==> design.v <==
module axi_timer #(
  parameter AXI_ADDR_BW_p = 12     
) (
  input logic  clk,
  input logic  rst_n,
  input logic [AXI_ADDR_BW_p-1:0] i_axi_awaddr,
  input logic  i_axi_awvalid,
  input logic [31:0] i_axi_wdata,
  input logic i_axi_wvalid,
  input logic i_axi_bready,
  input logic [AXI_ADDR_BW_p-1:0] i_axi_araddr,
  input logic i_axi_arvalid,
  input logic i_axi_rready,
  output logic o_axi_awready,
  output logic o_axi_wready,
  output logic [1:0] o_axi_bresp,
  output logic o_axi_bvalid,
  output logic o_axi_arready,
  output logic [31:0] o_axi_rdata,
  output logic [1:0] o_axi_rresp,
  output logic o_axi_rvalid,
  output logic o_cnt0_en,
  output logic o_cnt0_reload,
  output logic o_cnt0_count_up,
  output logic [31:0] o_cnt0_load_value,
  output logic [31:0] o_cnt0_compare_value,
  input  logic [31:0] i_cnt0_value,
  output logic o_cnt1_en,
  output logic o_cnt1_reload,
  output logic o_cnt1_count_up,
  output logic o_cnt1_src,
  output logic [31:0] o_cnt1_load_value,
  output logic [31:0] o_cnt1_compare_value,
  input  logic [31:0] i_cnt1_value
);
  localparam logic [1:0] RESP_OKAY   = 2'b00;
  localparam logic [1:0] RESP_EXOKAY = 2'b01;
  localparam logic [1:0] RESP_SLVERR = 2'b10;
  localparam logic [1:0] RESP_DECERR = 2'b11;
  logic s_cnt0_en;
  logic s_cnt0_reload;
  logic s_cnt0_count_up;
  logic [31:0] s_cnt0_load_value;
  logic [31:0] s_cnt0_compare_value;
  logic s_cnt1_en;
  logic s_cnt1_reload;
  logic s_cnt1_count_up;
  logic s_cnt1_src;
  logic [31:0] s_cnt1_load_value;
  logic [31:0] s_cnt1_compare_value;
  assign o_cnt0_en = s_cnt0_en;
  assign o_cnt0_reload = s_cnt0_reload;
  assign o_cnt0_count_up = s_cnt0_count_up;
  assign o_cnt0_load_value = s_cnt0_load_value;
  assign o_cnt0_compare_value = s_cnt0_compare_value;
  assign o_cnt1_en = s_cnt1_en;
  assign o_cnt1_reload = s_cnt1_reload;
  assign o_cnt1_count_up = s_cnt1_count_up;
  assign o_cnt1_src = s_cnt1_src;
  assign o_cnt1_load_value = s_cnt1_load_value;
  assign o_cnt1_compare_value = s_cnt1_compare_value;
  logic [1:0]  c_axi_wresp;
  logic [3:0]  c_axi_wstrb;
  logic [31:0] c_axi_wdata;
  logic s_axi_wdata_buf_used;
  logic [31:0] s_axi_wdata_buf;
  logic [3:0]  s_axi_wstrb_buf;
  logic [1:0]  s_axi_bresp;
  logic [AXI_ADDR_BW_p-1:0] s_axi_awaddr_buf;
  logic [AXI_ADDR_BW_p-1:0] c_axi_awaddr;
  logic s_axi_awaddr_buf_used;
  logic s_axi_awvalid;
  logic s_axi_wvalid;
  logic s_axi_bvalid;
  logic s_axi_awready;
  logic s_axi_wready;
  logic s_awaddr_done;
  logic [AXI_ADDR_BW_p-1:0] s_axi_awaddr;
  assign o_axi_awready = !s_axi_awaddr_buf_used & s_axi_awvalid;
  assign o_axi_wready  = !s_axi_wdata_buf_used & s_axi_wvalid;
  logic write_response_stalled;
  logic valid_write_address;
  logic valid_write_data;
  assign write_response_stalled = o_axi_bvalid & ~i_axi_bready;
  assign valid_write_address = s_axi_awaddr_buf_used | (i_axi_awvalid & o_axi_awready);
  assign valid_write_data = s_axi_wdata_buf_used | (i_axi_wvalid & o_axi_wready);
  always_ff @(posedge clk) begin
    if (!rst_n) begin
      s_axi_awvalid <= 1'b0;
      s_axi_awaddr_buf_used <= 1'b0;
    end else begin
      s_axi_awvalid <= 1'b1;
      if (i_axi_awvalid && o_axi_awready && (write_response_stalled || !valid_write_data)) begin
        s_axi_awaddr_buf <= i_axi_awaddr;
        s_axi_awaddr_buf_used <= 1'b1;
      end else if (s_axi_awaddr_buf_used && valid_write_data && (!o_axi_bvalid || i_axi_bready)) begin
        s_axi_awaddr_buf_used <= 1'b0;
      end
    end
  end
  always_ff @(posedge clk) begin
    if (!rst_n) begin
      s_axi_wdata_buf_used <= 1'b0;
      s_axi_wvalid <= 1'b0;
    end else begin
      s_axi_wvalid <= 1'b1;
      if (i_axi_wvalid && o_axi_wready && (write_response_stalled || !valid_write_address)) begin
        s_axi_wdata_buf <= i_axi_wdata;
        s_axi_wdata_buf_used <= 1'b1;
      end else if (s_axi_wdata_buf_used && valid_write_address && (!o_axi_bvalid || i_axi_bready)) begin
        s_axi_wdata_buf_used <= 1'b0;
      end
    end
  end
  assign c_axi_awaddr = s_axi_awaddr_buf_used ? s_axi_awaddr_buf : i_axi_awaddr;
  assign c_axi_wdata  = s_axi_wdata_buf_used  ? s_axi_wdata_buf : i_axi_wdata;
  always_ff @(posedge clk) begin
    if (!rst_n) begin
      s_axi_bvalid <= 1'b0;
      s_cnt0_en <= 1'b0;
      s_cnt0_reload <= 1'b0;
      s_cnt0_count_up <= 1'b0;
      s_cnt0_load_value <= '0;
      s_cnt0_compare_value <= '0;
      s_cnt1_en <= 1'b0;
      s_cnt1_reload <= 1'b0;
      s_cnt1_count_up <= 1'b0;
      s_cnt1_src <= 1'b0;
      s_cnt1_load_value <= '0;
      s_cnt1_compare_value <= '0;
    end else begin
      if (valid_write_address && valid_write_data && (!o_axi_bvalid || i_axi_bready)) begin
        s_axi_bresp <= RESP_OKAY;
        s_axi_bvalid <= 1'b1;
        case (c_axi_awaddr[AXI_ADDR_BW_p-1:2])
          'd0 : begin
            s_cnt0_en <= c_axi_wdata[0];
            s_cnt0_reload <= c_axi_wdata[1];
            s_cnt0_count_up <= c_axi_wdata[2];
          end
          'd1 : begin
            s_cnt0_load_value <= c_axi_wdata;
          end
          'd2 : begin
            s_cnt0_compare_value <= c_axi_wdata;
          end
          'd4 : begin
            s_cnt1_en <= c_axi_wdata[0];
            s_cnt1_reload <= c_axi_wdata[1];
            s_cnt1_count_up <= c_axi_wdata[2];
            s_cnt1_src <= c_axi_wdata[3]; 
          end
          'd5 : begin
            s_cnt1_load_value <= c_axi_wdata;
          end
          'd6 : begin
            s_cnt1_compare_value <= c_axi_wdata;
          end
          default: begin
            s_axi_bresp <= RESP_SLVERR;
          end
        endcase
      end else if (o_axi_bvalid && i_axi_bready && !(valid_write_address && valid_write_data)) begin
        s_axi_bvalid <= 1'b0;
      end
    end
  end
  assign o_axi_bresp = s_axi_bresp;
  assign o_axi_bvalid = s_axi_bvalid;
  logic s_axi_rvalid;
  logic [31:0] s_axi_rdata;
  logic [1:0] s_axi_rresp;
  logic s_axi_arready;
  logic [AXI_ADDR_BW_p-1:0] s_araddr_buf;
  logic s_araddr_buf_used;
  logic [AXI_ADDR_BW_p-1:0] c_axi_araddr;
  always_ff @(posedge clk) begin
    if (!rst_n) begin
      s_araddr_buf_used <= 1'b0;
      s_axi_arready <= 1'b0;
    end else begin
      s_axi_arready <= 1'b1;
      if (i_axi_arvalid && o_axi_arready && o_axi_rvalid && !i_axi_rready) begin
        s_araddr_buf <= i_axi_araddr;
        s_araddr_buf_used <= 1'b1;
      end 
      else if (s_araddr_buf_used && (!o_axi_rvalid || i_axi_rready)) begin
        s_araddr_buf_used <= 1'b0;
      end
    end
  end
  assign c_axi_araddr = s_araddr_buf_used ? s_araddr_buf : i_axi_araddr;
  assign o_axi_arready = !s_araddr_buf_used & s_axi_arready;
  always_ff @(posedge clk) begin
    if (!rst_n) begin
      s_axi_rvalid <= 1'b0;
    end else begin
      if ((s_araddr_buf_used || (i_axi_arvalid && o_axi_arready)) && (!o_axi_rvalid || i_axi_rready)) begin
        s_axi_rresp <= RESP_OKAY;
        s_axi_rvalid <= 1'b1;
        s_axi_rdata <= '0;
        case (c_axi_araddr[AXI_ADDR_BW_p-1:2])
          'd0 : begin
            s_axi_rdata[0] <= s_cnt0_en;
            s_axi_rdata[1] <= s_cnt0_reload;
            s_axi_rdata[2] <= s_cnt0_count_up;
          end
          'd1 : begin
            s_axi_rdata <= s_cnt0_load_value;
          end
          'd2 : begin
            s_axi_rdata <= s_cnt0_compare_value;
          end
          'd3 : begin
            s_axi_rdata <= i_cnt0_value;
          end
          'd4 : begin
            s_axi_rdata[0] <= s_cnt1_en;
            s_axi_rdata[1] <= s_cnt1_reload; 
            s_axi_rdata[2] <= s_cnt1_count_up;
            s_axi_rdata[3] <= s_cnt1_src; 
          end
          'd5 : begin
            s_axi_rdata <= s_cnt1_load_value;
          end
          'd6 : begin
            s_axi_rdata <= s_cnt1_compare_value;
          end
          'd7 : begin
            s_axi_rdata <= i_cnt1_value;
          end
          default: begin
            s_axi_rdata <= 32'hdeaddead;
            s_axi_rresp <= RESP_SLVERR;
          end
        endcase
      end else if (o_axi_rvalid && i_axi_rready && !s_araddr_buf_used && !(i_axi_arvalid && o_axi_arready)) begin
        s_axi_rvalid <= 1'b0;
      end
    end
  end
  assign o_axi_rdata = s_axi_rdata;
  assign o_axi_rresp = s_axi_rresp;
  assign o_axi_rvalid = s_axi_rvalid;
endmodule
module timer_counter (
  input logic clk,
  input logic rst_n,
  input logic i_cnt0_en,
  input logic i_cnt0_reload,
  input logic i_cnt0_count_up,
  input logic [31:0] i_cnt0_load_value,
  input logic [31:0] i_cnt0_compare_value,
  input logic i_cnt1_en,
  input logic i_cnt1_reload,
  input logic i_cnt1_count_up,
  input logic i_cnt1_src,
  input logic [31:0] i_cnt1_load_value,
  input logic [31:0] i_cnt1_compare_value,
  output logic [31:0] o_cnt0_value,
  output logic [31:0] o_cnt1_value,
  output logic o_cnt0_done,
  output logic o_cnt1_done
);
  logic [31:0] s_cnt0_value;
  logic s_cnt0_done;
  logic [31:0] s_cnt1_value;
  logic s_cnt1_done;
  assign o_cnt0_done = s_cnt0_done & i_cnt0_en;
  assign o_cnt1_done = s_cnt1_done & i_cnt1_en; 
  assign o_cnt0_value = s_cnt0_value;
  assign o_cnt1_value = s_cnt1_value;
  always_ff @(posedge clk) begin
    if (!rst_n) begin
      s_cnt0_done <= 1'b0;
      s_cnt0_value <= '0;
    end else begin
      s_cnt0_done <= 1'b0;
      if (i_cnt0_en) begin
        if (i_cnt0_count_up) begin
          s_cnt0_value <= s_cnt0_value + 1;
        end else begin
          s_cnt0_value <= s_cnt0_value - 1;
        end
        if (s_cnt0_value == i_cnt0_compare_value) begin
          s_cnt0_done <= 1'b1;
          if (i_cnt0_reload) begin
            s_cnt0_value <= i_cnt0_load_value;
          end
        end
      end else begin
        s_cnt0_value <= i_cnt0_load_value;
      end
    end
  end
  always_ff @(posedge clk) begin
    if (!rst_n) begin
      s_cnt1_done <= 1'b0;
      s_cnt1_value <= '0;
    end else begin
      s_cnt1_done <= 1'b0;
      if (i_cnt1_en) begin
        if (!i_cnt1_src || (i_cnt1_src && s_cnt0_done)) begin
          if (i_cnt1_count_up) begin
            s_cnt1_value <= s_cnt1_value + 1;
          end else begin
            s_cnt1_value <= s_cnt1_value - 1;
          end
        end
        if (s_cnt1_value == i_cnt1_compare_value) begin
          s_cnt1_done <= 1'b1;
          if (i_cnt1_reload) begin
            s_cnt1_value <= i_cnt1_load_value;
          end
        end
      end else begin
        s_cnt1_value <= i_cnt1_load_value;
      end
    end
  end
endmodule
module axi_timer_counter_top #(
  parameter AXI_ADDR_BW_p = 12     
) (
  input logic  clk,
  input logic  rst_n,
  input logic [AXI_ADDR_BW_p-1:0] i_axi_awaddr,
  input logic  i_axi_awvalid,
  input logic [31:0] i_axi_wdata,
  input logic i_axi_wvalid,
  input logic i_axi_bready,
  input logic [AXI_ADDR_BW_p-1:0] i_axi_araddr,
  input logic i_axi_arvalid,
  input logic i_axi_rready,
  output logic o_axi_awready,
  output logic o_axi_wready,
  output logic [1:0] o_axi_bresp,
  output logic o_axi_bvalid,
  output logic o_axi_arready,
  output logic [31:0] o_axi_rdata,
  output logic [1:0] o_axi_rresp,
  output logic o_axi_rvalid,
  output logic o_cnt0_done,
  output logic o_cnt1_done
);
  logic s_cnt0_en;
  logic s_cnt0_reload;
  logic s_cnt0_count_up;
  logic [31:0] s_cnt0_load_value;
  logic [31:0] s_cnt0_compare_value;
  logic [31:0] s_cnt0_value;
  logic s_cnt1_en;
  logic s_cnt1_reload;
  logic s_cnt1_count_up;
  logic s_cnt1_src;
  logic [31:0] s_cnt1_load_value;
  logic [31:0] s_cnt1_compare_value;
  logic [31:0] s_cnt1_value;
  axi_timer #(
    .AXI_ADDR_BW_p ( AXI_ADDR_BW_p )
  ) axi_timer_inst (
    .clk                  ( clk                   ),
    .rst_n                ( rst_n                 ),
    .i_axi_awaddr         ( i_axi_awaddr          ),
    .i_axi_awvalid        ( i_axi_awvalid         ),
    .i_axi_wdata          ( i_axi_wdata           ),
    .i_axi_wvalid         ( i_axi_wvalid          ),
    .i_axi_bready         ( i_axi_bready          ),
    .i_axi_araddr         ( i_axi_araddr          ),
    .i_axi_arvalid        ( i_axi_arvalid         ),
    .i_axi_rready         ( i_axi_rready          ),
    .o_axi_awready        ( o_axi_awready         ),
    .o_axi_wready         ( o_axi_wready          ),
    .o_axi_bresp          ( o_axi_bresp           ),
    .o_axi_bvalid         ( o_axi_bvalid          ),
    .o_axi_arready        ( o_axi_arready         ),
    .o_axi_rdata          ( o_axi_rdata           ),
    .o_axi_rresp          ( o_axi_rresp           ),
    .o_axi_rvalid         ( o_axi_rvalid          ),
    .o_cnt0_en            ( s_cnt0_en             ),
    .o_cnt0_reload        ( s_cnt0_reload         ),
    .o_cnt0_count_up      ( s_cnt0_count_up       ),
    .o_cnt0_load_value    ( s_cnt0_load_value     ),
    .o_cnt0_compare_value ( s_cnt0_compare_value  ),
    .i_cnt0_value         ( s_cnt0_value          ),
    .o_cnt1_en            ( s_cnt1_en             ),
    .o_cnt1_reload        ( s_cnt1_reload         ),
    .o_cnt1_count_up      ( s_cnt1_count_up       ),
    .o_cnt1_src           ( s_cnt1_src            ),
    .o_cnt1_load_value    ( s_cnt1_load_value     ),
    .o_cnt1_compare_value ( s_cnt1_compare_value  ),
    .i_cnt1_value         ( s_cnt1_value          )
  );
  timer_counter timer_counter_inst (
    .clk                  ( clk                   ),
    .rst_n                ( rst_n                 ),
    .i_cnt0_en            ( s_cnt0_en             ),
    .i_cnt0_reload        ( s_cnt0_reload         ),
    .i_cnt0_count_up      ( s_cnt0_count_up       ),
    .i_cnt0_load_value    ( s_cnt0_load_value     ),
    .i_cnt0_compare_value ( s_cnt0_compare_value  ),
    .o_cnt0_value         ( s_cnt0_value          ),
    .i_cnt1_en            ( s_cnt1_en             ),
    .i_cnt1_reload        ( s_cnt1_reload         ),
    .i_cnt1_count_up      ( s_cnt1_count_up       ),
    .i_cnt1_src           ( s_cnt1_src            ),
    .i_cnt1_load_value    ( s_cnt1_load_value     ),
    .i_cnt1_compare_value ( s_cnt1_compare_value  ),
    .o_cnt1_value         ( s_cnt1_value          ),
    .o_cnt0_done          ( o_cnt0_done           ),
    .o_cnt1_done          ( o_cnt1_done           )
  );
endmodule
==> run.sh <==
#!/bin/bash
# the make line also repeats each setting of config.mk as NAME=value (left out here)
make -C /OpenROAD-flow-scripts/flow DESIGN_CONFIG=/design/flow/config.mk WORK_HOME=/design/flow/orfs CLKGATE_MAP_FILE= finish
==> config.mk <==
export PLATFORM = sky130hd
export DESIGN_NAME = axi_timer_counter_top
export DESIGN_NICKNAME = axi_timer_counter_top
export VERILOG_FILES = /design/flow/design.v
export SDC_FILE = /design/flow/constraint.sdc
export NUM_CORES = 4
export LEC_CHECK = 0
export ABC_AREA = 0
export CAP_MARGIN = 20
export CORE_ASPECT_RATIO = 0.71
export CORE_MARGIN = 2
export CORE_UTILIZATION = 70
export CTS_CLUSTER_DIAMETER = 373
export CTS_CLUSTER_SIZE = 99
export PLACE_DENSITY = 0.38
export SETUP_SLACK_MARGIN = 0.71
export SLEW_MARGIN = 20
export TNS_END_PERCENT = 10
==> constraint.sdc <==
create_clock -name core_clock -period 2.47 [get_ports {clk}]
set_input_delay 0.4940 -clock core_clock [delete_from_list [all_inputs] [get_ports {clk}]]
set_output_delay 0.4940 -clock core_clock [all_outputs]
set_load 0.01 [all_outputs]
==> results of run 1 <==
==> routing by layer <==
layer  overflow  track usage [%]
met2        127              100
met1         10             85.4
met5          1             41.4
met3          8             73.1
met4         97             90.4
==> per-stage QoR <==
| stage | power (mW) | hold slack [ps] |
|---|---|---|
| detailed placement | 5.55 | 498 |
| CTS | 7.37 | 427 |
| global placement | 5.53 | 474 |
| floorplan | 5.30 | 448 |
==> timing repair <==
item / 4_1_cts
pin swaps: 134
setup endpoints to repair: 312
gates cloned: 1
buffers inserted: 15
hold endpoints to repair: 0
gates resized: 368
==> changes_impl.md, run 1 <==
### Changed

- Error: [ERROR GRT-0232] Routing congestion too high. Check the congestion heatmap in the GUI.
- Dpl ws: -564 ps
- Synthesized cell area: 15,400 um^2
- Synthesized registers: 293
- Core footprint: 21,500 um^2
- Num rows: 45
- TritonCTS Buffers: 6
- Synth area leader: dfxtp_1
- GPL Wtd Cong: 1.03
- Outcome: did not finish
- Synth Seq Share: 43.8%
- Placed insts: 2,180
- XOR-XNOR Cells, Area Fraction: 6.21%
- Die Height: 129 um
- Netlist cell types: 78
- Post-DP Area: 18,900 um^2
- Yosys Chip Area: 15,400 um^2
- Synth warnings: 2
- Maximum clock insertion buffer count: 3
- Top_reg_cell synth: dfxtp_1
- Clk root buf: clkbuf_16
- Total GRT Usage: 86.0%
- Port bufs: 99
- MUX share of area: 4.00%
- Die W: 180 um
- Total die area: 23,200 um^2
- Fp util: 71.6%
- Top logic family: AND-OR/OR-AND gates
- Synthesized instance count: 1,627
- Ys async rst share: 0%
- Hold-fix buffers, CTS: 0
- Dpl hpwl: 40,000 um
- Num ports: 106
- Aoi share: 23.9%
- Most frequent cell after synthesis: nor2_1
- Top cells by area: dfxtp_1 (27%), edfxtp_1 (17%), a211oi_1 (6.9%), nor2_1 (5.4%), ha_1 (4.9%)
- Adder-cell share of the synthesized area: 5.15%
- CTS H-Tree Depth: 1
- Clock sink count: 293
- Post-synth top cells: nor2_1 (219), dfxtp_1 (207), a211oi_1 (142)
- Global route total overflow: 243
- Syn Area/Cell: 9.44 um^2
- Yosys Instances: 1,627
- Area leader share: 27.0%
- Simple share: 13.7%
- Stop stage: 5_1_grt
- Post-synth EDFFs: 86
==> inputs of run 2 (changes only) <==
ABC_AREA = unset   (was 0)
CORE_ASPECT_RATIO = unset   (was 0.71)
CTS_CLUSTER_DIAMETER = 260   (was 373)
CTS_CLUSTER_SIZE = 96   (was 99)
SETUP_SLACK_MARGIN = unset   (was 0.71)
TNS_END_PERCENT = unset   (was 10)
clock period = 2.41 ns   (was 2.47 ns; I/O delays follow)
==> changes_impl.md, run 2 <==
### Changed

- Adder-cell share of the synthesized area: 5.15%
- TritonCTS Buffers: 7
- Syn Area/Cell: 9.44 um^2
- Ys async rst share: 0%
- Yosys Instances: 1,627
- GPL Wtd Cong: 0.996
- Post-synth EDFFs: 86
- Core footprint: 21,700 um^2
- Dpl ws: -568 ps
- Most frequent cell after synthesis: nor2_1
- Num ports: 106
- MUX share of area: 4.00%
- Yosys Chip Area: 15,400 um^2
- Aoi share: 23.9%
- Hold-fix buffers, CTS: 0
- Clock sink count: 293
- Post-synth top cells: nor2_1 (219), dfxtp_1 (207), a211oi_1 (142)
- Synth area leader: dfxtp_1
- Top logic family: AND-OR/OR-AND gates
- Die W: 152 um
- Die Height: 152 um
- Outcome: did not finish
- Area leader share: 27.0%
- Simple share: 13.7%
- Port bufs: 99
- CTS H-Tree Depth: 1
- Error: [ERROR DPL-0038] Utilization greater than 100%, impossible to legalize
- Synth Seq Share: 43.8%
- Stop stage: 5_1_grt
- Synth warnings: 2
- Dpl hpwl: 40,400 um
- Maximum clock insertion buffer count: 3
- Synthesized instance count: 1,627
- Placed insts: 2,200
- Num rows: 54
- Clk root buf: clkbuf_16
- XOR-XNOR Cells, Area Fraction: 6.21%
- Synthesized cell area: 15,400 um^2
- Synthesized registers: 293
- Top_reg_cell synth: dfxtp_1
- Fp util: 70.8%
- Total die area: 23,200 um^2
- Netlist cell types: 78
- Top cells by area: dfxtp_1 (27%), edfxtp_1 (17%), a211oi_1 (6.9%), nor2_1 (5.4%), ha_1 (4.9%)
[run 2: per-stage QoR]
step	area (um^2)	hold slack, ps
floorplan	15600	442
global placement	19100	475
detailed placement	19100	495
CTS	20300	419
[run 2: what timing repair did]
| action | CTS |
|---|---|
| endpoints found under the setup margin | 60 |
| gates resized | 120 |
| gates cloned | 3 |
| setup buffers | 34 |
| pin swaps | 76 |
==> inputs of run 3 (changes only) <==
CORE_UTILIZATION = 56   (was 70)
CTS_CLUSTER_DIAMETER = unset   (was 260)
CTS_CLUSTER_SIZE = unset   (was 96)
PLACE_DENSITY = unset   (was 0.38)
clock period = 2.49 ns   (was 2.41 ns; I/O delays follow)
==> changes_impl.md, run 3 <==
## Implementation

- Per-cell routed wire length: 22.4 um
- Adder-cell share of the synthesized area: 5.15%
- Switching part of the total: 22.0%
- CP peak stage delay: 350 ps
- Setup ws final: -486 ps
- Largest net degree at the start of global routing: 66
- Endpoints failing hold: 0
- Final instance area: 21,100 um^2
- MUX share of area: 4.00%
- Tool Warnings: 35
- Slew headroom: 52.2%
- Tcrit/Tclk final: 120%
- Synth area leader: dfxtp_1
- Most frequent cell after synthesis: nor2_1
- Syn Area/Cell: 9.44 um^2
- Reg2reg start: axi_timer_inst.s_cnt0_count_up
- Critical Path AT: 3370 ps
- Grt met2 use: 57.5%
- Leak Pwr: 8.46 nW
- First-pass detailed-route iteration total: 6
- RSZ-0062 raised after global routing: true
- Pint: 7.92 mW
- Highest-power group: registers
- Hold path depth: 2
- Clock skew: 18.2 ps
- R2R cell count: 14
- Top logic family: AND-OR/OR-AND gates
- Most Crowded Layer GR: met2
- Total GRT Usage: 35.4%
- Synthesized instance count: 1,627
- Netlist cell types: 78
- First-pass GRT wire length: 79,300 um
- Synthesized cell area: 15,400 um^2
- Detailed Route WL: 52,200 um
- Simple share: 13.7%
- Worst-path cell chain: clkinvlp_4, clkbuf_16, buf_8, ha_4, a21o_1, a21o_1, a21o_1, a221o_1, a31o_4, a21oi_4, buf_6, xnor2_2, mux2i_1, nor2_1
- Comb pwr share: 4.5%
- Clock group total power: 4.75 mW
- FILL cells: 1,844
- Max Clock Freq: 336 MHz
- Power per standard cell area: 481 nW/um^2
- Fin crit period: 2980 ps
- CTS H-Tree Depth: 2
- Post-synth top cells: nor2_1 (219), dfxtp_1 (207), a211oi_1 (142)
- Area leader share: 27.0%
- CP most frequent cell: a21o_1
- Post-DP Area: 19,000 um^2
- Global route total overflow: 0
- Clock sink count: 293
- Top cells by area: dfxtp_1 (27%), edfxtp_1 (17%), a211oi_1 (6.9%), nor2_1 (5.4%), ha_1 (4.9%)
- TritonCTS Buffers: 34
- Hold Slack: 489 ps
- Crit path max-delay family: AND-OR/OR-AND gates
- First DRT Iteration DRCs: 1,573
- Critical path launch point type: flop
- Hold-fix buffers, CTS: 0
- Switching pwr: 2.24 mW
- Worst Setup End Kind: flop
- Met1 Use GR: 48.4%
- HP Class: flop to flop
- Dpl hpwl: 36,500 um
- Seq power: 4.95 mW
- Max FO, Critical Path: 6
- Critical-path top delay cell: dfxtp_4
- Reg2reg end: timer_counter_inst.s_cnt0_value[27]
- Via count: 14,700
- Worst VDD drop: 0.000559 V
- Worst-margin pin slew: 717 ps
- Clk root buf: clkbuf_16
- Top_reg_cell synth: dfxtp_1
- Maximum clock insertion buffer count: 3
- Fp util: 57.0%
- DRC Markers: 0
- Fin Setup TNS: -11,980 ps
- Comb pwr: 0.458 mW
- Worst setup endpoint: timer_counter_inst.s_cnt0_value[27]
- Die Height: 170 um
- Port bufs: 99
- GPL Wtd Cong: 0.930
- Total die area: 28,800 um^2
- CP Data Required Time: 2880 ps
- SO Viols: setup timing
- Synthesized registers: 293
- Num ports: 106
- Crit path kind: flop to flop
- Met3 GRT Util: 5.60%
- Reg2Reg Setup Slack: -490 ps
- Hold path start: axi_timer_inst.s_cnt0_load_value[25]
- NumNets Final: 2,088
- WP buf/inv: 4
- Max Cap Viol: 0
- Power Total: 10.2 mW
- ANT nets after route: 0
- Syn-to-layout area delta: 37.4%
- # setup viols final: 41
- Hold path endpoint: timer_counter_inst.s_cnt0_value[25]
- Outcome: failed layout checks
- Clock Power Share: 46.8%
- Clk latency of the worst-skew pair: 520 ps
- Initial antenna violation count: 1
- Cell count along the critical path: 14
- Num rows: 60
- Synth Seq Share: 43.8%
- Synth warnings: 2
- Flop pwr share: 48.7%
- Die W: 170 um
- XOR-XNOR Cells, Area Fraction: 6.21%
- Yosys Chip Area: 15,400 um^2
- Core footprint: 27,000 um^2
- Dpl ws: -478 ps
- Yosys Instances: 1,627
- Final core occ: 78.3%
- Ys async rst share: 0%
- Finished Layout Cells: 2,331
- Aoi share: 23.9%
- Slew Limit Fails: 0
- Worst setup path start: axi_timer_inst.s_cnt0_count_up
- Vias in the first global route: 14,200
- Via-to-Cell Ratio: 6.32
- Post-synth EDFFs: 86
- Worst-path clk slew: 60 ps
- TritonCTS clock tree: done
- Placed insts: 2,238
## run 3: metal layers
metal	wire, um	part of all wire, %	vias up
met5	0	0	-
met4	1890	3.6	0
met3	4170	8.0	121
met2	23900	46	692
met1	22200	43	7101
li1	-	-	6811
## run 3: area by class of cell
cell class	instances	area, um^2	share of cell area, %
multi-input combinational	1211	9040	42.8
sequential	293	6730	31.9
tap	341	427	2.02
timing repair buffer	402	3760	17.8
clock inverter	10	55.1	0.261
clock buffer	52	1000	4.75
inverter	21	91.3	0.433
antenna	1	2.50	0.0119
## run 3: timing repair
item,CTS,global route
setup endpoints to repair,42,55
setup buffers,11,20
cloned,1,0
gates resized,74,76
pin swaps,35,51
==> inputs of run 4 (changes only) <==
ABC_AREA = 1   (was unset)
CELL_PAD_IN_SITES_DETAIL_PLACEMENT = 1   (was unset)
CELL_PAD_IN_SITES_GLOBAL_PLACEMENT = 1   (was unset)
CORE_MARGIN = 9   (was 2)
CORE_UTILIZATION = 19   (was 56)
CTS_CLUSTER_SIZE = 54   (was unset)
GPL_ROUTABILITY_DRIVEN = 1   (was unset)
HOLD_SLACK_MARGIN = 0.3   (was unset)
MAX_ROUTING_LAYER = met5   (was unset)
PLACE_DENSITY_LB_ADDON = 0.08   (was unset)
SLEW_MARGIN = 5   (was 20)
TNS_END_PERCENT = 10   (was unset)
clock period = 4.81 ns   (was 2.49 ns; I/O delays follow)
==> changes_impl.md, run 4 <==
## Implementation

- Resize count post-CTS: 0
- Met3 GRT Util: 1.49%
- Pint: 4.28 mW
- Via count: 17,000
- DRC Markers: 0
- MUX share of area: 0.742%
- ANT nets after route: 0
- Synth Seq Share: 38.4%
- Ant diodes: 0
- Cell count along the critical path: 3
- Switching pwr: 1.44 mW
- Worst setup path start: axi_timer_inst.s_cnt0_en
- Adder-cell share of the synthesized area: 4.51%
- Syn-to-layout area delta: 20.7%
- Crit path max-delay family: buffers and inverters
- FILL cells: 11,100
- Grt met2 use: 25.1%
- Dpl hpwl: 61,900 um
- Flop area: 6730 um^2
- Synth warnings: 2
- Critical Path AT: 2180 ps
- WP buf/inv: 2
- CTS H-Tree Depth: 2
- Met1 Use GR: 20.9%
- Tool Warnings: 32
- Simple share: 26.9%
- Ys async rst share: 0%
- Largest net degree at the start of global routing: 122
- NumNets Final: 2,791
- Via-to-Cell Ratio: 4.40
- Reg2reg end: timer_counter_inst.s_cnt0_value[30]
- First DRT Iteration DRCs: 817
- Fin crit period: 3140 ps
- Port bufs: 99
- Detailed Route WL: 78,700 um
- Per-cell routed wire length: 20.3 um
- Aoi share: 16.1%
- Hold path start: axi_timer_inst.s_cnt1_compare_value[7]
- Synthesized cell area: 17,500 um^2
- Core footprint: 90,700 um^2
- Global route total overflow: 0
- Clk latency of the worst-skew pair: 580 ps
- Reg2Reg Setup Slack: 1680 ps
- Power per standard cell area: 270 nW/um^2
- Flop pwr share: 45.0%
- GPL Wtd Cong: 0.873
- Fp util: 19.3%
- Leak Pwr: 9.00 nW
- Hold-fix buffers, CTS: 0
- Seq power: 2.57 mW
- Tcrit/Tclk final: 65.4%
- Worst-path cell chain: nand2_1, inv_1, clkdlybuf4s50_1
- CP peak stage delay: 640 ps
- TritonCTS Buffers: 40
- Clock group total power: 2.85 mW
- Total GRT Usage: 15.1%
- CP Data Required Time: 3850 ps
- Power Total: 5.72 mW
- Yosys Instances: 2,569
- Num ports: 106
- Top cells by area: dfxtp_1 (24%), nand2_1 (15%), edfxtp_1 (15%), a21oi_1 (7.5%), inv_1 (7.4%)
- Slew Limit Fails: 0
- Crit path kind: flop to output port
- Comb pwr share: 5.3%
- Most Crowded Layer GR: met2
- Outcome: complete, no violations
- Clock Power Share: 49.7%
- Clock sink count: 293
- Synthesized instance count: 2,569
- Clock skew: 29.7 ps
- First-pass GRT wire length: 118,000 um
- Fin Setup TNS: 0 ps
- Clk root buf: clkbuf_16
- Max Cap Viol: 0
- Synth area leader: dfxtp_1
- Top logic family: simple AND/OR/NAND/NOR gates
- Die W: 322 um
- Slew headroom: 33.2%
- Most frequent cell after synthesis: nand2_1
- Maximum clock insertion buffer count: 3
- Comb pwr: 0.306 mW
- Die Height: 322 um
- # setup viols final: 0
- Endpoints failing hold: 0
- Comb area: 9060 um^2
- Worst setup endpoint: o_cnt0_done
- Initial antenna violation count: 3
- Critical path launch point type: flop
- Top_reg_cell synth: dfxtp_1
- Total die area: 104,000 um^2
- Worst-path clk slew: 60 ps
- Max FO, Critical Path: 10
- Reg2reg start: axi_timer_inst.s_cnt0_count_up
- Num rows: 110
- Max Clock Freq: 318 MHz
- Post-synth top cells: nand2_1 (706), inv_1 (346), a21oi_1 (264)
- Post-synth EDFFs: 86
- HP Class: flop to flop
- R2R cell count: 13
- Netlist cell types: 54
- Switching part of the total: 25.2%
- Highest-power group: the clock network
- Hold path endpoint: axi_timer_inst.s_cnt1_compare_value[7]
- Worst Setup End Kind: output port
- TritonCTS clock tree: done
- Syn Area/Cell: 6.82 um^2
- First-pass detailed-route iteration total: 5
- Synthesized registers: 293
- XOR-XNOR Cells, Area Fraction: 3.20%
- Critical-path top delay cell: dfxtp_1
- Worst-margin pin slew: 974 ps
- Hold path depth: 2
- RSZ-0062 raised after global routing: false
- Worst VDD drop: 0.000192 V
- Vias in the first global route: 18,100
- Area leader share: 23.6%
- Post-CTS Setup Bufs: 0
- Yosys Chip Area: 17,500 um^2
-- run 4: area by class of cell --
cell class	count	share of cell area (%)
Clock buffer	56	5.30
Clock inverter	16	0.431
Inverter	357	6.33
Multi-Input combinational cell	1830	42.8
Sequential cell	293	31.8
Tap cell	1176	6.95
Timing Repair Buffer	144	6.42
-- run 4: per-layer routing --
metal  vias to the layer above  wire length (um)
met5                         -                 0
met4                         0              1510
met3                        70              2210
met2                       200             36000
met1                      8210             38900
li1                       8553                 -
-- run 4: metrics by stage --
step                      cells  hold WS (ps)  util [%]  area (um^2)  setup WS, ps
after floorplan            2570           436         -        17500          1470
after global placement     3799           471      22.0        19900          1310
after detailed placement   3800           478      22.0        20000          1300
after CTS                  3872           487      23.3        21200          1510
after global routing       3872           508      23.3        21200          1360
final                      3872           486      23.3        21200          1670
==> inputs of run 5 (changes only) <==
CAP_MARGIN = 30   (was 20)
CELL_PAD_IN_SITES_DETAIL_PLACEMENT = 0   (was 1)
CORE_ASPECT_RATIO = 1.49   (was unset)
CORE_MARGIN = 4   (was 9)
CORE_UTILIZATION = 72   (was 19)
CTS_CLUSTER_DIAMETER = 136   (was unset)
CTS_CLUSTER_SIZE = unset   (was 54)
GPL_ROUTABILITY_DRIVEN = unset   (was 1)
HOLD_SLACK_MARGIN = unset   (was 0.3)
MAX_ROUTING_LAYER = met4   (was met5)
MIN_ROUTING_LAYER = met2   (was unset)
PLACE_DENSITY_LB_ADDON = unset   (was 0.08)
SLEW_MARGIN = 25   (was 5)
TNS_END_PERCENT = unset   (was 10)
clock period = 2.45 ns   (was 4.81 ns; I/O delays follow)
==> changes_impl.md, run 5 <==
### Changed

- Outcome: did not finish
- Stop stage: 3_1_place_gp_skip_io
- Error: [ERROR GPL-0301] Utilization 118.258 % exceeds 100%.
- Synth warnings: 2
- Synth Seq Share: 38.4%
- Num rows: 69
- Die Height: 198 um
- Die W: 136 um
- Top cells by area: dfxtp_1 (24%), nand2_1 (15%), edfxtp_1 (15%), a21oi_1 (7.5%), inv_1 (7.4%)
- Simple share: 26.9%
- Netlist cell types: 54
- Post-synth EDFFs: 86
- Synth area leader: dfxtp_1
- XOR-XNOR Cells, Area Fraction: 3.20%
- Yosys Instances: 2,569
- Area leader share: 23.6%
- Syn Area/Cell: 6.82 um^2
- Total die area: 27,000 um^2
- Adder-cell share of the synthesized area: 4.51%
- Aoi share: 16.1%
- Synthesized instance count: 2,569
- Core footprint: 23,900 um^2
- Synthesized registers: 293
- MUX share of area: 0.742%
- Ys async rst share: 0%
- Yosys Chip Area: 17,500 um^2
- Fp util: 73.3%
- Top logic family: simple AND/OR/NAND/NOR gates
- Post-synth top cells: nand2_1 (706), inv_1 (346), a21oi_1 (264)
- Synthesized cell area: 17,500 um^2
- Most frequent cell after synthesis: nand2_1
- Top_reg_cell synth: dfxtp_1
==> inputs of run 6 (changes only) <==
ABC_AREA = unset   (was 1)
CAP_MARGIN = 20   (was 30)
CELL_PAD_IN_SITES_DETAIL_PLACEMENT = unset   (was 0)
CELL_PAD_IN_SITES_GLOBAL_PLACEMENT = unset   (was 1)
CORE_ASPECT_RATIO = unset   (was 1.49)
CORE_MARGIN = 2   (was 4)
CORE_UTILIZATION = 66   (was 72)
CTS_CLUSTER_DIAMETER = unset   (was 136)
MAX_ROUTING_LAYER = unset   (was met4)
MIN_ROUTING_LAYER = unset   (was met2)
SLEW_MARGIN = 20   (was 25)
clock period = 3.44 ns   (was 2.45 ns; I/O delays follow)
==> changes_impl.md, run 6 <==
## Implementation

- Outcome: complete, no violations
- Routed met2 length: 19,600 um
- CP peak stage delay: 430 ps
- Worst-margin pin slew: 925 ps
- Adder-cell share of the synthesized area: 5.15%
- RSZ-0062 raised after global routing: false
- NumNets Final: 1,825
- Area leader share: 27.0%
- Reg2Reg Setup Slack: 220 ps
- Flop pwr share: 50.1%
- Synth area leader: dfxtp_1
- Global route total overflow: 0
- Pint: 5.58 mW
- Simple share: 13.7%
- Syn-to-layout area delta: 16.5%
- Hold path depth: 2
- R2R cell count: 13
- Clock sink count: 293
- Slew Limit Fails: 0
- Switching part of the total: 22.1%
- First DRT Iteration DRCs: 1,860
- First-pass detailed-route iteration total: 8
- Top cells by area: dfxtp_1 (27%), edfxtp_1 (17%), a211oi_1 (6.9%), nor2_1 (5.4%), ha_1 (4.9%)
- Top_reg_cell synth: dfxtp_1
- Max Clock Freq: 310 MHz
- Clock Power Share: 45.5%
- Ys async rst share: 0%
- XOR-XNOR Cells, Area Fraction: 6.21%
- Leak Pwr: 6.84 nW
- Post-synth top cells: nor2_1 (219), dfxtp_1 (207), a211oi_1 (142)
- CTS H-Tree Depth: 1
- CP Data Required Time: 3930 ps
- Slew headroom: 38.2%
- Crit path max-delay family: AND-OR/OR-AND gates
- Die W: 157 um
- Via-to-Cell Ratio: 6.65
- Worst Setup End Kind: flop
- Final instance area: 17,900 um^2
- Comb pwr: 0.316 mW
- Synthesized cell area: 15,400 um^2
- Hold-fix buffers, CTS: 0
- Worst setup endpoint: timer_counter_inst.s_cnt1_value[27]
- Clock group total power: 3.25 mW
- Met3 WL: 5670 um
- Fin crit period: 3220 ps
- Max Cap Viol: 0
- DRC Markers: 0
- Endpoints failing hold: 0
- Synthesized registers: 293
- Num ports: 106
- Comb pwr share: 4.4%
- WP buf/inv: 3
- HP Class: flop to flop
- Reg2reg start: axi_timer_inst.s_cnt1_count_up
- Vias in the first global route: 12,600
- Initial antenna violation count: 0
- Clk latency of the worst-skew pair: 570 ps
- Worst-path clk slew: 60 ps
- Total die area: 24,500 um^2
- Tool Warnings: 32
- Max FO, Critical Path: 16
- Highest-power group: registers
- Via count: 13,500
- Synthesized instance count: 1,627
- Yosys Instances: 1,627
- Worst VDD drop: 0.000411 V
- Clk root buf: clkbuf_16
- Switching pwr: 1.58 mW
- Tcrit/Tclk final: 93.6%
- Synth Seq Share: 43.8%
- Hold Slack: 506 ps
- Port bufs: 99
- MUX share of area: 4.00%
- Detailed Route WL: 45,800 um
- TritonCTS Buffers: 31
- Maximum clock insertion buffer count: 3
- Worst-path cell chain: clkinvlp_4, buf_12, buf_4, ha_1, a21oi_2, a21boi_1, a31oi_4, o21ai_4, o41ai_4, a31oi_4, o21a_1, or3_1, a31oi_1
- Critical path launch point type: flop
- Clock skew: 18.8 ps
- Num rows: 55
- First-pass GRT wire length: 71,100 um
- Top logic family: AND-OR/OR-AND gates
- Netlist cell types: 78
- Yosys Chip Area: 15,400 um^2
- Most frequent cell after synthesis: nor2_1
- Ant diodes: 0
- Critical-path top delay cell: o41ai_4
- Post-DP Area: 16,900 um^2
- Critical Path AT: 3710 ps
- Fp util: 67.5%
- Total GRT Usage: 37.3%
- Hold path start: axi_timer_inst.s_cnt0_load_value[26]
- ANT nets after route: 0
- Fin Setup TNS: 0 ps
- Synth warnings: 2
- Top layer in use: met4
- Core footprint: 22,800 um^2
- Reg2reg end: timer_counter_inst.s_cnt1_value[27]
- # setup viols final: 0
- Dpl hpwl: 32,400 um
- GPL Wtd Cong: 0.947
- Worst setup path start: axi_timer_inst.s_cnt1_count_up
- Cell count along the critical path: 13
- Crit path kind: flop to flop
- TritonCTS clock tree: done
- Post-synth EDFFs: 86
- Power per standard cell area: 400 nW/um^2
- Syn Area/Cell: 9.44 um^2
- Hold path endpoint: timer_counter_inst.s_cnt0_value[26]
- Seq power: 3.59 mW
- Per-cell routed wire length: 22.5 um
- Aoi share: 23.9%
- Metal-1 WL: 19,100 um
- Largest net degree at the start of global routing: 94
- Die Height: 157 um
- CP most frequent cell: a31oi_4
==> run 6: per-stage QoR <==
stage	cells	setup WS [ps]	util, %	power [mW]
final	2037	219	78.6	7.16
after detailed placement	1978	76.9	74.1	3.97
after CTS	2035	33.5	78.5	7.15
after floorplan	1628	99.2	-	3.80
after global routing	2037	50.6	78.6	7.32
after global placement	1978	152	74.1	3.96
==> run 6: area by class of cell <==
cell class | instances | area [um^2]
fillers | 1588 | 4870
inverters | 21 | 85.1
multi-input cells | 1211 | 8250
well taps | 313 | 392
flip-flops and latches | 293 | 6730
clock buffers | 48 | 942
repair buffers | 142 | 1450
clock inverters | 9 | 55.1
==> run 6: metal layers <==
metal | track usage (%) | up-vias
met4 | 11.3 | 0
met3 | 7.78 | 104
met2 | 55.1 | 789
met5 | 0 | -
met1 | 55.0 | 6373
li1 | - | 6282
==> run 6: repair_timing <==
item                       4_1_cts  5_1_grt
setup endpoints to repair        0       12
resized                          0        2
buffers inserted                 0        2
==> inputs of run 7 (changes only) <==
ABC_AREA = 0   (was unset)
CELL_PAD_IN_SITES_DETAIL_PLACEMENT = 0   (was unset)
CELL_PAD_IN_SITES_GLOBAL_PLACEMENT = 0   (was unset)
CORE_MARGIN = 9   (was 2)
CORE_UTILIZATION = 67   (was 66)
CTS_CLUSTER_SIZE = 54   (was unset)
GPL_ROUTABILITY_DRIVEN = 0   (was unset)
HOLD_SLACK_MARGIN = 0.3   (was unset)
MAX_ROUTING_LAYER = met5   (was unset)
PLACE_DENSITY_LB_ADDON = 0.0   (was unset)
SLEW_MARGIN = 5   (was 20)
TNS_END_PERCENT = 85   (was unset)
clock period = 5.05 ns   (was 3.44 ns; I/O delays follow)
==> changes_impl.md, run 7 <==
## Implementation

- Outcome: complete, no violations
- First-pass detailed-route iteration total: 7
- Post-CTS Setup Bufs: 0
- Switching part of the total: 21.8%
- Highest-power group: registers
- TritonCTS clock tree: done
- RSZ-0062 raised after global routing: false
- CP Data Required Time: 5490 ps
- Yosys Chip Area: 15,400 um^2
- Reg2reg start: axi_timer_inst.s_cnt0_count_up
- Tool Warnings: 30
- Flop area: 6730 um^2
- Max Clock Freq: 263 MHz
- Synthesized registers: 293
- Placed insts: 1,932
- Reg2Reg Setup Slack: 1250 ps
- Ys async rst share: 0%
- Per-cell routed wire length: 23.5 um
- Top cells by area: dfxtp_1 (27%), edfxtp_1 (17%), a211oi_1 (6.9%), nor2_1 (5.4%), ha_1 (4.9%)
- Clock group total power: 2.25 mW
- Die W: 169 um
- Worst VDD drop: 0.000371 V
- Slew Limit Fails: 0
- Yosys Instances: 1,627
- Synthesized instance count: 1,627
- Adder-cell share of the synthesized area: 5.15%
- Critical Path AT: 4240 ps
- Critical-path top delay cell: inv_1
- ANT nets after route: 0
- CTS H-Tree Depth: 1
- Max FO, Critical Path: 20
- Hold path depth: 2
- Clock skew: 28.4 ps
- Worst-margin pin slew: 1030 ps
- Comb area: 8250 um^2
- Syn Area/Cell: 9.44 um^2
- Slew headroom: 31.1%
- CP peak stage delay: 530 ps
- Pint: 3.83 mW
- Post-synth top cells: nor2_1 (219), dfxtp_1 (207), a211oi_1 (142)
- Via count: 13,700
- FILL cells: 1,517
- First-pass GRT wire length: 72,100 um
- Cell count along the critical path: 12
- Clock sink count: 293
- Num rows: 54
- Hold Slack: 506 ps
- Final core occ: 79.5%
- Leak Pwr: 6.73 nW
- Core footprint: 22,200 um^2
- Crit path max-delay family: AND-OR/OR-AND gates
- Dpl hpwl: 32,800 um
- Synth warnings: 2
- Comb pwr share: 4.2%
- HP Class: flop to flop
- # setup viols final: 0
- Worst setup endpoint: timer_counter_inst.s_cnt0_value[30]
- Critical path launch point type: flop
- Ant diodes: 0
- Power Total: 4.90 mW
- Total GRT Usage: 31.6%
- Detailed Route WL: 46,700 um
- Die Height: 169 um
- Maximum clock insertion buffer count: 3
- Switching pwr: 1.07 mW
- Total die area: 28,700 um^2
- Clock Power Share: 45.9%
- Finished Layout Cells: 1,989
- Power per standard cell area: 278 nW/um^2
- Crit path kind: flop to flop
- Worst setup path start: axi_timer_inst.s_cnt0_count_up
- Clk root buf: clkbuf_16
- Worst-path cell chain: buf_4, inv_1, ha_1, nor2b_1, o31a_1, o31ai_1, o211ai_1, a211oi_1, o31ai_1, o21ai_0, mux2i_1, o211ai_1
- Post-synth EDFFs: 86
- Endpoints failing hold: 0
- Worst Setup End Kind: flop
- Num ports: 106
- Hold path start: axi_timer_inst.s_cnt1_src
- Max Cap Viol: 0
- Most frequent cell after synthesis: nor2_1
- Tcrit/Tclk final: 75.3%
- Initial antenna violation count: 1
- Top logic family: AND-OR/OR-AND gates
- Worst-path clk slew: 60 ps
- Fin Setup TNS: 0 ps
- Synth area leader: dfxtp_1
- Flop pwr share: 49.9%
- R2R cell count: 12
- Top_reg_cell synth: dfxtp_1
- Simple share: 13.7%
- MUX share of area: 4.00%
- TritonCTS Buffers: 31
- Largest net degree at the start of global routing: 67
- Fin crit period: 3800 ps
- DRC Markers: 0
- Global route total overflow: 0
- First DRT Iteration DRCs: 1,812
- XOR-XNOR Cells, Area Fraction: 6.21%
- WP buf/inv: 2
- Netlist cell types: 78
- Hold-fix buffers, CTS: 0
- Area leader share: 27.0%
- Vias in the first global route: 12,800
- Reg2reg end: timer_counter_inst.s_cnt0_value[30]
- Clk latency of the worst-skew pair: 580 ps
- Synth Seq Share: 43.8%
- Comb pwr: 0.205 mW
- Port bufs: 99
- NumNets Final: 1,810
- Hold path endpoint: axi_timer_inst.s_cnt1_src
- Resize count post-CTS: 0
- Aoi share: 23.9%
- Via-to-Cell Ratio: 6.86
- Synthesized cell area: 15,400 um^2
- Fp util: 69.3%
- Seq power: 2.44 mW
- Syn-to-layout area delta: 14.7%
run 7: through the flow:
| step | cell area, um^2 | setup slack [ps] |
|---|---|---|
| 2_1_floorplan | 15400 | 847 |
| 3_3_place_gp | 16600 | 1360 |
| 3_5_place_dp | 16600 | 1240 |
| 4_1_cts | 17600 | 1360 |
| 5_1_grt | 17600 | 977 |
| 6_report | 17600 | 1250 |
run 7: cell type report:
type / instances / area share, %
multi-input cells: 1211 / 46.8
flip-flops and latches: 293 / 38.2
repair buffers: 127 / 6.89
clock buffers: 48 / 5.29
well taps: 280 / 1.99
inverters: 21 / 0.461
clock inverters: 9 / 0.412
run 7: routing by layer:
layer | global-route usage, % | share of wire (%) | wire length (um) | vias up
met4 | 11.6 | 3.8 | 1770 | 2
met2 | 47.5 | 43 | 20000 | 853
li1 | - | - | - | 6248
met5 | 0 | 0.0043 | 2 | -
met1 | 43.5 | 41 | 19000 | 6393
met3 | 7.21 | 13 | 5890 | 156
==> inputs of run 8 (changes only) <==
CELL_PAD_IN_SITES_DETAIL_PLACEMENT = 1   (was 0)
CELL_PAD_IN_SITES_GLOBAL_PLACEMENT = 2   (was 0)
CORE_ASPECT_RATIO = 0.51   (was unset)
CORE_MARGIN = 3   (was 9)
CORE_UTILIZATION = 19   (was 67)
CTS_CLUSTER_SIZE = 14   (was 54)
GPL_ROUTABILITY_DRIVEN = 1   (was 0)
HOLD_SLACK_MARGIN = -0.01   (was 0.3)
MAX_ROUTING_LAYER = met4   (was met5)
MIN_ROUTING_LAYER = met2   (was unset)
PLACE_DENSITY_LB_ADDON = 0.08   (was 0.0)
SETUP_SLACK_MARGIN = 1.71   (was unset)
SLEW_MARGIN = 30   (was 5)
TNS_END_PERCENT = 10   (was 85)
clock period = 5.8 ns   (was 5.05 ns; I/O delays follow)
==> changes_impl.md, run 8 <==
## Implementation

- Top cells by area: dfxtp_1 (27%), edfxtp_1 (17%), a211oi_1 (6.9%), nor2_1 (5.4%), ha_1 (4.9%)
- Initial antenna violation count: 0
- Largest net degree at the start of global routing: 70
- Hold path start: axi_timer_inst.s_cnt0_load_value[6]
- Comb pwr: 0.194 mW
- Yosys Instances: 1,627
- Die W: 404 um
- Critical-path top delay cell: a211oi_2
- Synthesized registers: 293
- Port bufs: 99
- Detailed Route WL: 71,300 um
- Top logic family: AND-OR/OR-AND gates
- Netlist cell types: 78
- Adder-cell share of the synthesized area: 5.15%
- Seq power: 2.13 mW
- Reg2Reg Setup Slack: 1910 ps
- Fin Setup TNS: 0 ps
- First DRT Iteration DRCs: 2,063
- Switching pwr: 1.18 mW
- Post-synth EDFFs: 86
- Num rows: 73
- Leak Pwr: 6.88 nW
- Most frequent cell after synthesis: nor2_1
- Aoi share: 23.9%
- Synthesized cell area: 15,400 um^2
- RSZ-0062 raised after global routing: true
- Yosys Chip Area: 15,400 um^2
- R2R cell count: 12
- Dpl hpwl: 49,900 um
- Reg2reg start: axi_timer_inst.s_cnt0_count_up
- Comb pwr share: 4.0%
- # setup viols final: 0
- NumNets Final: 1,817
- CTS H-Tree Depth: 2
- Worst-path cell chain: clkinvlp_4, buf_4, ha_1, a21oi_1, o21ai_0, a221oi_2, o211ai_1, a211oi_2, o31ai_1, o21ai_0, mux2i_1, o211ai_1
- Fin crit period: 3890 ps
- Final instance area: 19,000 um^2
- Core footprint: 79,000 um^2
- Worst-path clk slew: 70 ps
- Hold-fix buffers, CTS: 0
- Die Height: 209 um
- Final core occ: 24.0%
- Post-synth top cells: nor2_1 (219), dfxtp_1 (207), a211oi_1 (142)
- Worst setup endpoint: timer_counter_inst.s_cnt0_value[30]
- Outcome: complete, no violations
- Clk root buf: clkbuf_16
- Worst-margin pin slew: 1020 ps
- Reg2reg end: timer_counter_inst.s_cnt0_value[30]
- MUX share of area: 4.00%
- Flop pwr share: 43.8%
- Synth area leader: dfxtp_1
- CP Data Required Time: 6270 ps
- Tcrit/Tclk final: 67.0%
- Clock group total power: 2.53 mW
- Crit path kind: flop to flop
- First-pass detailed-route iteration total: 7
- Pint: 3.67 mW
- Tool Warnings: 32
- Area leader share: 27.0%
- Worst Setup End Kind: flop
- Power per standard cell area: 256 nW/um^2
- TritonCTS clock tree: done
- Clock Power Share: 52.2%
- Max Clock Freq: 257 MHz
- Clock skew: 40.0 ps
- Vias in the first global route: 21,500
- Global route total overflow: 0
- GPL Wtd Cong: 0.876
- Worst setup path start: axi_timer_inst.s_cnt0_count_up
- Highest-power group: the clock network
- Syn Area/Cell: 9.44 um^2
- Ys async rst share: 0%
- Clk latency of the worst-skew pair: 590 ps
- Hold Slack: 497 ps
- Synthesized instance count: 1,627
- Num ports: 106
- WP buf/inv: 2
- Simple share: 13.7%
- Maximum clock insertion buffer count: 3
- Critical path launch point type: flop
- Via count: 18,200
- Syn-to-layout area delta: 23.4%
- Total GRT Usage: 26.3%
- First-pass GRT wire length: 103,000 um
- Synth Seq Share: 43.8%
- Slew Limit Fails: 0
- Hold path endpoint: timer_counter_inst.s_cnt0_value[6]
- XOR-XNOR Cells, Area Fraction: 6.21%
- ANT nets after route: 0
- Synth warnings: 2
- Per-cell routed wire length: 25.7 um
- DRC Markers: 0
- TritonCTS Buffers: 36
- Slew headroom: 31.8%
- Cell count along the critical path: 12
- Fp util: 19.4%
- Worst VDD drop: 0.000136 V
- Post-DP Area: 17,600 um^2
- CP peak stage delay: 460 ps
- Critical Path AT: 4360 ps
- HP Class: flop to flop
- Endpoints failing hold: 0
- Crit path max-delay family: AND-OR/OR-AND gates
- Total die area: 84,500 um^2
- Max Cap Viol: 0
- FILL cells: 8,942
- Top_reg_cell synth: dfxtp_1
- Via-to-Cell Ratio: 6.56
- Clock sink count: 293
- Hold path depth: 2
- Switching part of the total: 24.3%
- Max FO, Critical Path: 7
-- run 8: layout make-up --
| class | count | area, um^2 | share of cell area [%] |
|---|---|---|---|
| sequential | 293 | 6730 | 35.5 |
| antenna | 4 | 10.0 | 0.0528 |
| clock buffer | 48 | 997 | 5.26 |
| timing repair buffer | 129 | 1270 | 6.68 |
| tap | 1050 | 1310 | 6.93 |
| inverter | 21 | 87.6 | 0.462 |
| clock inverter | 18 | 253 | 1.33 |
| multi-input combinational | 1211 | 8310 | 43.8 |
-- run 8: repair_timing --
| action | 4_1_cts | 5_1_grt |
|---|---|---|
| setup buffers | 3 | 0 |
| endpoints found under the setup margin | 2 | 9 |
| pin swaps | 0 | 0 |
| cloned | 0 | 0 |
| gates resized | 1 | 6 |
-- run 8: routing by layer --
| metal | vias to the layer above | wire length (um) | global-route usage [%] |
|---|---|---|---|
| li1 | 6190 | - | - |
| met1 | 6194 | 0 | - |
| met2 | 5589 | 33500 | 26.0 |
| met3 | 236 | 35900 | 41.0 |
| met4 | 0 | 1870 | 2.83 |
| met5 | - | 0 | - |
-- run 8: metrics by stage --
stage / worst slack, ps / instances / power [mW]
final: 1910 / 2774 / 4.85
after global routing: 1600 / 2770 / 5.00
after CTS: 1740 / 2769 / 4.87
after detailed placement: 1500 / 2700 / 2.36
after global placement: 1550 / 2699 / 2.36
after floorplan: 1450 / 1628 / 2.25
==> inputs of run 9 (changes only) <==
ABC_AREA = 1   (was 0)
CELL_PAD_IN_SITES_GLOBAL_PLACEMENT = 1   (was 2)
CORE_ASPECT_RATIO = 0.54   (was 0.51)
CORE_MARGIN = 9   (was 3)
CTS_CLUSTER_SIZE = 54   (was 14)
HOLD_SLACK_MARGIN = 0.3   (was -0.01)
MIN_ROUTING_LAYER = unset   (was met2)
SETUP_SLACK_MARGIN = unset   (was 1.71)
SLEW_MARGIN = 5   (was 30)
clock period = 5.71 ns   (was 5.8 ns; I/O delays follow)
==> changes_impl.md, run 9 <==
## Implementation

- Yosys Chip Area: 17,500 um^2
- # setup viols final: 0
- Clock Power Share: 49.9%
- Syn-to-layout area delta: 20.4%
- Reg2Reg Setup Slack: 1760 ps
- Area leader share: 23.6%
- Fp util: 19.3%
- Clock sink count: 293
- Synth warnings: 2
- Clock group total power: 2.40 mW
- Core footprint: 91,000 um^2
- CTS H-Tree Depth: 2
- Simple share: 26.9%
- Endpoints failing hold: 0
- Reg2reg start: axi_timer_inst.s_cnt1_count_up
- Metal-1 WL: 48,100 um
- Yosys Instances: 2,569
- DRC Markers: 0
- Vias in the first global route: 17,500
- Met3 WL: 3390 um
- Outcome: complete, no violations
- Hold Slack: 466 ps
- Crit path kind: flop to flop
- Routed met2 length: 30,700 um
- Hold path endpoint: timer_counter_inst.s_cnt1_value[22]
- Leak Pwr: 8.94 nW
- Worst Setup End Kind: flop
- Syn Area/Cell: 6.82 um^2
- Hold-fix buffers, CTS: 0
- Slew headroom: 29.9%
- ANT nets after route: 0
- Tool Warnings: 30
- Crit path max-delay family: simple AND/OR/NAND/NOR gates
- Flop pwr share: 44.9%
- Top_reg_cell synth: dfxtp_1
- Most frequent cell after synthesis: nand2_1
- Netlist cell types: 54
- Hold path depth: 2
- Final core occ: 23.2%
- Post-synth top cells: nand2_1 (706), inv_1 (346), a21oi_1 (264)
- Highest-power group: the clock network
- Power per standard cell area: 228 nW/um^2
- TritonCTS Buffers: 34
- Max FO, Critical Path: 17
- Via-to-Cell Ratio: 4.45
- Detailed Route WL: 83,100 um
- Switching pwr: 1.19 mW
- Top cells by area: dfxtp_1 (24%), nand2_1 (15%), edfxtp_1 (15%), a21oi_1 (7.5%), inv_1 (7.4%)
- Worst VDD drop: 0.000155 V
- Worst-path clk slew: 60 ps
- RSZ-0062 raised after global routing: false
- NumNets Final: 2,779
- Clock skew: 25.7 ps
- Max Clock Freq: 253 MHz
- TritonCTS clock tree: done
- Top layer in use: met4
- Worst-margin pin slew: 1050 ps
- Maximum clock insertion buffer count: 3
- First-pass GRT wire length: 121,000 um
- Hold path start: axi_timer_inst.s_cnt1_load_value[22]
- Resize count post-CTS: 0
- WP buf/inv: 3
- Comb pwr: 0.251 mW
- Aoi share: 16.1%
- Global route total overflow: 0
- GPL Wtd Cong: 0.837
- XOR-XNOR Cells, Area Fraction: 3.20%
- Worst setup endpoint: timer_counter_inst.s_cnt1_value[22]
- Slew Limit Fails: 0
- Max Cap Viol: 0
- First-pass detailed-route iteration total: 5
- Ys async rst share: 0%
- Initial antenna violation count: 2
- Tcrit/Tclk final: 69.3%
- Post-CTS Setup Bufs: 0
- Switching part of the total: 24.7%
- Num rows: 81
- Clk root buf: clkbuf_16
- CP peak stage delay: 560 ps
- Port bufs: 99
- HP Class: flop to flop
- Synthesized cell area: 17,500 um^2
- Worst setup path start: axi_timer_inst.s_cnt1_count_up
- Comb pwr share: 5.2%
- Total die area: 104,000 um^2
- Seq power: 2.16 mW
- Fin crit period: 3950 ps
- CP Data Required Time: 6100 ps
- Critical path launch point type: flop
- Synthesized instance count: 2,569
- Pint: 3.63 mW
- Dpl hpwl: 66,100 um
- Clk latency of the worst-skew pair: 550 ps
- Via count: 17,300
- Synth area leader: dfxtp_1
- Synth Seq Share: 38.4%
- Reg2reg end: timer_counter_inst.s_cnt1_value[22]
- Die Height: 241 um
- R2R cell count: 12
- Adder-cell share of the synthesized area: 4.51%
- Cell count along the critical path: 12
- Num ports: 106
- Critical-path top delay cell: dfxtp_1
- Largest net degree at the start of global routing: 76
- Top logic family: simple AND/OR/NAND/NOR gates
- Critical Path AT: 4350 ps
- Die W: 431 um
- First DRT Iteration DRCs: 965
- Synthesized registers: 293
- MUX share of area: 0.742%
- Per-cell routed wire length: 21.4 um
- Total GRT Usage: 16.0%
- Post-synth EDFFs: 86
- Worst-path cell chain: inv_1, buf_4, ha_1, nand2_1, nor2_1, inv_1, nor2_1, nand3_1, nand4_1, nand3_1, nand2_1, a21oi_1
- Fin Setup TNS: 0 ps
[run 9: routing by layer]
layer / global-route usage [%] / up-vias
met2: 21.1 / 269
met5: - / -
met1: 25.5 / 8416
li1: - / 8530
met4: 2.03 / 0
met3: 2.42 / 58
[run 9: layout make-up]
type | count | area (um^2)
well taps | 1203 | 1510
multi-input cells | 1830 | 9060
clock buffers | 41 | 928
repair buffers | 138 | 1310
fillers | 11100 | 69900
inverters | 357 | 1340
diodes | 3 | 7.51
clock inverters | 20 | 236
flip-flops and latches | 293 | 6730
[run 9: metrics by stage]
step	cells	setup slack (ps)	area [um^2]	power, mW
after global placement	3820	1800	19900	2.46
after floorplan	2570	2190	17500	2.32
after global routing	3882	1590	21100	5.02
final	3885	1760	21100	4.82
after CTS	3882	1920	21100	4.91
after detailed placement	3821	1770	19900	2.47
==> inputs of run 10 (changes only) <==
ABC_AREA = unset   (was 1)
CAP_MARGIN = 30   (was 20)
CELL_PAD_IN_SITES_DETAIL_PLACEMENT = 0   (was 1)
CORE_ASPECT_RATIO = 1.49   (was 0.54)
CORE_MARGIN = 4   (was 9)
CORE_UTILIZATION = 72   (was 19)
CTS_CLUSTER_SIZE = unset   (was 54)
GPL_ROUTABILITY_DRIVEN = unset   (was 1)
HOLD_SLACK_MARGIN = unset   (was 0.3)
MIN_ROUTING_LAYER = met2   (was unset)
PLACE_DENSITY_LB_ADDON = unset   (was 0.08)
SLEW_MARGIN = 25   (was 5)
TNS_END_PERCENT = unset   (was 10)
clock period = 5.0 ns   (was 5.71 ns; I/O delays follow)
==> changes_impl.md, run 10 <==
### Changed

- Outcome: did not finish
- Stop stage: 3_1_place_gp_skip_io
- Error: [ERROR GPL-0301] Utilization 105.312 % exceeds 100%.
- Yosys Chip Area: 15,400 um^2
- Synth area leader: dfxtp_1
- Top cells by area: dfxtp_1 (27%), edfxtp_1 (17%), a211oi_1 (6.9%), nor2_1 (5.4%), ha_1 (4.9%)
- Adder-cell share of the synthesized area: 5.15%
- Die Height: 186 um
- Post-synth EDFFs: 86
- Synth Seq Share: 43.8%
- MUX share of area: 4.00%
- Yosys Instances: 1,627
- Area leader share: 27.0%
- Simple share: 13.7%
- Most frequent cell after synthesis: nor2_1
- Synth warnings: 2
- Die W: 128 um
- Core footprint: 21,100 um^2
- Post-synth top cells: nor2_1 (219), dfxtp_1 (207), a211oi_1 (142)
- Total die area: 23,800 um^2
- Num rows: 65
- Syn Area/Cell: 9.44 um^2
- Fp util: 72.9%
- Ys async rst share: 0%
- Synthesized cell area: 15,400 um^2
- XOR-XNOR Cells, Area Fraction: 6.21%
- Top_reg_cell synth: dfxtp_1
- Top logic family: AND-OR/OR-AND gates
- Synthesized registers: 293
- Aoi share: 23.9%
- Netlist cell types: 78
- Synthesized instance count: 1,627
No activity file was given, so power comes from the tool's default toggle rates.
